==> inputs of job 5223 <==
Design cordic_rotation_top, start of the top module:
module cordic_rotation_top#(parameter data_width=16,cordic_steps=16,angle_width=20)(
    input clk,
    input nreset,
    input enable,
    input signed [data_width-1:0] x_vec_in,
    input signed [data_width-1:0] y_vec_in,
    input [angle_width-1:0] target_angle,
    output wire signed  [data_width-1:0] x_vec_out,
    output wire signed  [data_width-1:0] y_vec_out,
    output reg done
    );
    wire signed [data_width-1:0] x [0:cordic_steps-1];
    wire signed [data_width-1:0] y [0:cordic_steps-1];
    wire signed [angle_width-1:0] angle_stages [0:cordic_steps-1];
    wire [1:cordic_steps] status;
	 reg signed [data_width-1+16:0] temp_x_vec_out,temp_y_vec_out;
	 wire done_last_stage;
	 reg signed [data_width-1:0] temp_x_vec_in,temp_y_vec_in;
	 reg [angle_width-1:0]temp_t_ang;
	 wire signed [angle_width-1:0] temp_target_angle [0:cordic_steps-1];
	 reg temp_enable;
	 always @(posedge clk) begin
		if(~nreset) begin
			temp_x_vec_in <= {data_width{1'b0}};
			temp_y_vec_in <= {data_width{1'b0}};
			temp_t_ang <= {angle_width{1'b0}};
			temp_enable <= 1'b0;
		end
		else begin
			if (enable) begin
				temp_enable <= 1'b1;				
				if ($signed(target_angle)>=$signed(20'h04000)) begin
				    if ($signed(target_angle)>=$signed(20'h08000)) begin
				        if ($signed(target_angle)>=$signed(20'h0C000)) begin
				            temp_x_vec_in <= x_vec_in;
                            temp_y_vec_in <= y_vec_in;
                            temp_t_ang <= $signed(target_angle) - $signed(20'h10000);
   				        end
				        else begin
				            temp_x_vec_in <= -x_vec_in;
                            temp_y_vec_in <= -y_vec_in;
                            temp_t_ang <= $signed(target_angle) - $signed(20'h08000);
				        end
				    end
				    else begin
                        temp_x_vec_in <= -x_vec_in;
                        temp_y_vec_in <= -y_vec_in;
                        temp_t_ang <= $signed(target_angle) - $signed(20'h08000);
  				    end
				end
  ...
clock: 5.37 ns
lec_check: 0
cap_margin: 20
core_margin: 2
core_utilization: 71
cts_cluster_size: 100
place_density: 0.64
setup_slack_margin: 1.55
slew_margin: 20
run.sh (not shown) runs the stock make flow with config.mk's settings and CLKGATE_MAP_FILE=.
==> job 7153 (differences from job 5223) <==
Settings changed: CORE_UTILIZATION 71 to 72, CTS_CLUSTER_DIAMETER set to 98, CTS_CLUSTER_SIZE 100 to 25, SETUP_SLACK_MARGIN 1.55 to unset.
==> flow/constraint.sdc (replaced) <==
create_clock -name core_clock -period 4.5 [get_ports {clk}]
set_input_delay 0.9000 -clock core_clock [delete_from_list [all_inputs] [get_ports {clk}]]
set_output_delay 0.9000 -clock core_clock [all_outputs]
set_load 0.01 [all_outputs]
==> comparison table <==
quantity                                                                     job 7153        job 5223
Post-place instance area                                                 0.0851 sq mm    0.0777 sq mm
Fraction of the mapped netlist area in simple logic gates                       14.6%           14.6%
Die span in x                                                             324 microns     326 microns
Die area                                                                  0.105 sq mm     0.107 sq mm
Core region area                                                          0.102 sq mm     0.103 sq mm
Setup slack at placement                                                    -0.704 ns       -0.175 ns
Count of library flops with an enable pin                                         312             312
Core utilization at floorplan                                                   72.5%           71.4%
Buffer levels on the longest clock path                                             3               3
Final HPWL from detailed placement                                     146000 microns  140000 microns
Syn Area/Cell                                                              9.10 sq um      9.10 sq um
H-tree levels                                                                       2               3
Vert. Die Dim                                                             324 microns     326 microns
RePlAce Congestion                                                              0.947           0.952
Floorplan row count                                                               117             118
Quantity of I/O buffers inserted on ports                                          87              87
Result of the run                                                      did not finish  timing/DRC/antenna clean
Last stage reached                                           global routing (5_1_grt)               -
Count of placed standard cells including taps                                   10500            9517
Number of cells upsized or downsized after cts                                    713             328
Async set or reset register ratio after synthesis                                  0%              0%
Clock tree sinks                                                                 1109            1109
Yosys synthesis warning count                                                      16              16
Number of flip-flops and latches in the synthesized netlist                      1109            1109
Number of buffers inserted to repair setup after CTS                              544             235
Total clock buffers created by CTS                                                 52             118


==> garnet: inputs <==
==> flow/design.v <==
`timescale 1ns / 1ps
module stages_rotation #(parameter data_width=16,angle_width=16,cordic_steps=16,stage_number=1)(
    input clk,
    input nreset,
    input enable,
    input signed [data_width-1:0] x_vec_in,
    input signed [data_width-1:0] y_vec_in,
    input signed [angle_width-1:0]angle_in,
    input signed [angle_width-1:0]target_angle,
    output signed [data_width-1:0] x_vec_out,
    output signed [data_width-1:0] y_vec_out,
    output reg signed [angle_width-1:0]angle_out,
    output reg signed [angle_width-1:0]target_angle_out,
    output reg done
    );
    wire signed [angle_width-1:0] atan [cordic_steps-1:0];
    assign atan[0] = 20'h02000; 
    assign atan[1] = 20'h012E4;
    assign atan[2] = 20'h009FB;
    assign atan[3] = 20'h00511;
    assign atan[4] = 20'h0028B;
    assign atan[5] = 20'h00145;
    assign atan[6] = 20'h000A2;
    assign atan[7] = 20'h00051;
    assign atan[8] = 20'h00028;
    assign atan[9] = 20'h00014;
    assign atan[10] = 20'h0000A;
    assign atan[11] = 20'h00005;
    assign atan[12] = 20'h00002;
    assign atan[13] = 20'h00001;
    assign atan[14] = 20'h00000;
    assign atan[15] = 20'h00000;
    reg signed [data_width-1:0]x_temp_out,y_temp_out;
    assign x_vec_out = x_temp_out;
    assign y_vec_out = y_temp_out;
    always @(posedge clk) begin
        if (~nreset) begin
            x_temp_out <= $signed({data_width{1'b0}});
            y_temp_out <= $signed({data_width{1'b0}});
				angle_out <= 0;
            done <= 1'b0;
        end
        else begin
            if (enable) begin
                if ($signed(target_angle) <= $signed(angle_in)) begin
                    x_temp_out <= x_vec_in + (y_vec_in>>>(stage_number-1));
                    y_temp_out <= y_vec_in - (x_vec_in>>>(stage_number-1));
                    angle_out <= angle_in - atan[stage_number-1];
                end
                else begin
                    x_temp_out <= x_vec_in - (y_vec_in>>>(stage_number-1));
                    y_temp_out <= y_vec_in + (x_vec_in>>>(stage_number-1));
                    angle_out <= angle_in + atan[(stage_number-1)];
                end
                target_angle_out <= target_angle;
                done <= 1'b1;
            end
            else begin
                x_temp_out <= $signed({data_width{1'b0}});
                y_temp_out <= $signed({data_width{1'b0}});
					 angle_out <= 0;
                done <= 1'b0;
            end
        end
    end
endmodule
`timescale 1ns / 1ps
module cordic_rotation_top#(parameter data_width=16,cordic_steps=16,angle_width=20)(
    input clk,
    input nreset,
    input enable,
    input signed [data_width-1:0] x_vec_in,
    input signed [data_width-1:0] y_vec_in,
    input [angle_width-1:0] target_angle,
    output wire signed  [data_width-1:0] x_vec_out,
    output wire signed  [data_width-1:0] y_vec_out,
    output reg done
    );
    wire signed [data_width-1:0] x [0:cordic_steps-1];
    wire signed [data_width-1:0] y [0:cordic_steps-1];
    wire signed [angle_width-1:0] angle_stages [0:cordic_steps-1];
    wire [1:cordic_steps] status;
	 reg signed [data_width-1+16:0] temp_x_vec_out,temp_y_vec_out;
	 wire done_last_stage;
	 reg signed [data_width-1:0] temp_x_vec_in,temp_y_vec_in;
	 reg [angle_width-1:0]temp_t_ang;
	 wire signed [angle_width-1:0] temp_target_angle [0:cordic_steps-1];
	 reg temp_enable;
	 always @(posedge clk) begin
		if(~nreset) begin
			temp_x_vec_in <= {data_width{1'b0}};
			temp_y_vec_in <= {data_width{1'b0}};
			temp_t_ang <= {angle_width{1'b0}};
			temp_enable <= 1'b0;
		end
		else begin
			if (enable) begin
				temp_enable <= 1'b1;				
				if ($signed(target_angle)>=$signed(20'h04000)) begin
				    if ($signed(target_angle)>=$signed(20'h08000)) begin
				        if ($signed(target_angle)>=$signed(20'h0C000)) begin
				            temp_x_vec_in <= x_vec_in;
                            temp_y_vec_in <= y_vec_in;
                            temp_t_ang <= $signed(target_angle) - $signed(20'h10000);
   				        end
				        else begin
				            temp_x_vec_in <= -x_vec_in;
                            temp_y_vec_in <= -y_vec_in;
                            temp_t_ang <= $signed(target_angle) - $signed(20'h08000);
				        end
				    end
				    else begin
                        temp_x_vec_in <= -x_vec_in;
                        temp_y_vec_in <= -y_vec_in;
                        temp_t_ang <= $signed(target_angle) - $signed(20'h08000);
  				    end
				end
                else if ($signed(target_angle)<=$signed(-20'h04000)) begin
                    if ($signed(target_angle)<=$signed(-20'h08000)) begin
                        if ($signed(target_angle)<=$signed(-20'h0C000)) begin
				            temp_x_vec_in <= x_vec_in;
                            temp_y_vec_in <= y_vec_in;
                            temp_t_ang <= $signed(target_angle) + $signed(20'h10000);
                        end
                        else begin
				            temp_x_vec_in <= -x_vec_in;
                            temp_y_vec_in <= -y_vec_in;
                            temp_t_ang <= $signed(target_angle) + $signed(20'h08000);
                        end
                    end
                    else begin
                        temp_x_vec_in <= -x_vec_in;
                        temp_y_vec_in <= -y_vec_in;
                        temp_t_ang <= $signed(target_angle) + $signed(20'h08000);
                    end
                end
				else begin
					temp_x_vec_in <= x_vec_in;
					temp_y_vec_in <= y_vec_in;
					temp_t_ang <= $signed(target_angle);
				end
			end
			else begin
				temp_enable <= 1'b0;
				temp_x_vec_in <= {data_width{1'b0}};
				temp_y_vec_in <= {data_width{1'b0}};
				temp_t_ang <= {angle_width{1'b0}};
			end
		end
	 end
    assign status[1] = temp_enable;
    assign x[0] = temp_x_vec_in;
    assign y[0] = temp_y_vec_in;
    assign angle_stages[0] = {angle_width{1'b0}};
    assign temp_target_angle[0] = temp_t_ang;
    genvar i;
    generate
        for (i=1;i<cordic_steps-1;i=i+1) begin:gen_rotation
            stages_rotation #(
                .data_width(data_width),
                .angle_width(angle_width),
                .cordic_steps(cordic_steps),
                .stage_number(i)
                )
            first(
                .clk(clk),
                .nreset(nreset),
                .enable(status[i]),
                .x_vec_in(x[i-1]),
                .y_vec_in(y[i-1]),
                .angle_in(angle_stages[i-1]),
                .target_angle(temp_target_angle[i-1]),
                .x_vec_out(x[i]),
                .y_vec_out(y[i]),
                .angle_out(angle_stages[i]),
                .target_angle_out(temp_target_angle[i]),
                .done(status[i+1])
                );
        end
    endgenerate
    stages_rotation #(
        .data_width(data_width),
        .angle_width(angle_width),
        .cordic_steps(cordic_steps),
        .stage_number(cordic_steps-1)
        )
    last(
        .clk(clk),
        .nreset(nreset),
        .enable(status[cordic_steps-1]),
        .x_vec_in(x[cordic_steps-2]),
        .y_vec_in(y[cordic_steps-2]),
        .angle_in(angle_stages[cordic_steps-2]),
        .target_angle(temp_target_angle[cordic_steps-2]),
        .x_vec_out(x[cordic_steps-1]),
        .y_vec_out(y[cordic_steps-1]),
        .angle_out(angle_stages[cordic_steps-1]),
        .target_angle_out(temp_target_angle[cordic_steps-1]),
        .done(done_last_stage)
        );
    reg counter;
	assign x_vec_out = temp_x_vec_out[data_width+7:8];
	assign y_vec_out = temp_y_vec_out[data_width+7:8];
	 always @(posedge clk) begin
        if (~nreset) begin
            done <= 1'b0;
        end
        else begin
            done <= done_last_stage;
            if (done_last_stage) begin
                    temp_x_vec_out <= $signed(x[cordic_steps-1])*$signed(16'b0000000010011011);
                    temp_y_vec_out <= $signed(y[cordic_steps-1])*$signed(16'b0000000010011011);
            end
        end
    end
endmodule
==> flow/run.sh <==
#!/bin/bash
# the make line also repeats each setting of config.mk as NAME=value (left out here)
make -C /OpenROAD-flow-scripts/flow DESIGN_CONFIG=/design/flow/config.mk WORK_HOME=/design/flow/orfs CLKGATE_MAP_FILE= finish
==> flow/config.mk <==
export PLATFORM = sky130hd
export DESIGN_NAME = cordic_rotation_top
export DESIGN_NICKNAME = cordic_rotation_top
export VERILOG_FILES = /design/flow/design.v
export SDC_FILE = /design/flow/constraint.sdc
export NUM_CORES = 4
export LEC_CHECK = 0
export ABC_AREA = 1
export CAP_MARGIN = 20
export CORE_MARGIN = 2
export CORE_UTILIZATION = 70
export CTS_CLUSTER_DIAMETER = 204
export CTS_CLUSTER_SIZE = 91
export PLACE_DENSITY = 0.85
export SETUP_SLACK_MARGIN = -0.16
export SLEW_MARGIN = 20
==> flow/constraint.sdc <==
create_clock -name core_clock -period 2.98 [get_ports {clk}]
set_input_delay 0.5960 -clock core_clock [delete_from_list [all_inputs] [get_ports {clk}]]
set_output_delay 0.5960 -clock core_clock [all_outputs]
set_load 0.01 [all_outputs]
==> violet: changes against garnet <==
==> flow/config.mk (replaced) <==
export PLATFORM = sky130hd
export DESIGN_NAME = cordic_rotation_top
export DESIGN_NICKNAME = cordic_rotation_top
export VERILOG_FILES = /design/flow/design.v
export SDC_FILE = /design/flow/constraint.sdc
export NUM_CORES = 4
export LEC_CHECK = 0
export ABC_AREA = 1
export CAP_MARGIN = 25
export CORE_MARGIN = 2
export CORE_UTILIZATION = 72
export CTS_CLUSTER_DIAMETER = 99
export CTS_CLUSTER_SIZE = 21
export GPL_ROUTABILITY_DRIVEN = 0
export GPL_TIMING_DRIVEN = 1
export HOLD_SLACK_MARGIN = -0.0
export MAX_ROUTING_LAYER = met5
export MIN_ROUTING_LAYER = met1
export PLACE_DENSITY_LB_ADDON = 0.11
export SLEW_MARGIN = 35
export TNS_END_PERCENT = 55
==> flow/constraint.sdc (replaced) <==
create_clock -name core_clock -period 4.81 [get_ports {clk}]
set_input_delay 0.9620 -clock core_clock [delete_from_list [all_inputs] [get_ports {clk}]]
set_output_delay 0.9620 -clock core_clock [all_outputs]
set_load 0.01 [all_outputs]
==> nickel: changes against garnet <==
==> flow/config.mk (replaced) <==
export PLATFORM = sky130hd
export DESIGN_NAME = cordic_rotation_top
export DESIGN_NICKNAME = cordic_rotation_top
export VERILOG_FILES = /design/flow/design.v
export SDC_FILE = /design/flow/constraint.sdc
export NUM_CORES = 4
export LEC_CHECK = 0
export CAP_MARGIN = 20
export CORE_MARGIN = 2
export CORE_UTILIZATION = 71
export CTS_CLUSTER_SIZE = 25
export PLACE_DENSITY = 0.64
export SETUP_SLACK_MARGIN = -0.32
export SLEW_MARGIN = 20
==> flow/constraint.sdc (replaced) <==
create_clock -name core_clock -period 4.5 [get_ports {clk}]
set_input_delay 0.9000 -clock core_clock [delete_from_list [all_inputs] [get_ports {clk}]]
set_output_delay 0.9000 -clock core_clock [all_outputs]
set_load 0.01 [all_outputs]
==> out/qor.yml <==
status:
  outcome: "complete, but fails checks"
  violatedChecks: "negative setup slack"
timing:
  setup_violations: 342
  setup_ws_ns: -1.37
synth:
  synth_cells: 8108
  syn_area_per_cell_um2: 9.10
  synth.top_cells.by_count: "ha_1 (1082), nor2_1 (1044), dfxtp_1 (797)"
clock_network:
  cts_resized: 283
die:
  fp-utilization_pct: 71.4
  row_count: 118
placement:
  pre_cts_ws_ns: -0.851
That was nickel.
==> out/qor.yml <==
placement:
  place_area_um2: 98900
  pre_cts_ws_ns: -1.51
status:
  first-error: "[ERROR GRT-0116] Global routing finished with congestion. Check the congestion regions in the DRC Viewer."
  outcome: "stopped before the end"
  lastStage: "global routing"
synth:
  syn_area_per_cell_um2: 7.80
  synth_cells: 9814
clock_network:
  cts_resized: 862
die:
  fp-utilization_pct: 70.4
  row_count: 121
That was garnet.
==> out/qor.yml <==
timing:
  clock_skew_ns: 0.0345
  setup_violations: 0
  setup_ws_ns: 0.178
detailed_routing:
  drt_iter0_drc: 7045
worst_setup_path:
  critPathTopFamily: "AND-OR/OR-AND gates"
synth:
  synth.top_cells.by_count: "inv_1 (1624), nand2_1 (1441), a21oi_1 (1338)"
  synth_cells: 9814
  synth_area_um2: 76500
finish:
  area.sequential_um2: 25300
die:
  die_y_um: 330
  fp-utilization_pct: 72.7
clock_network:
  cts_resized: 11
status:
  outcome: "timing/DRC/antenna clean"
placement:
  pre_cts_ws_ns: -0.135
min_path:
  worstHoldStart: "gen_rotation[10].first.angle_out[0]"
That was violet.
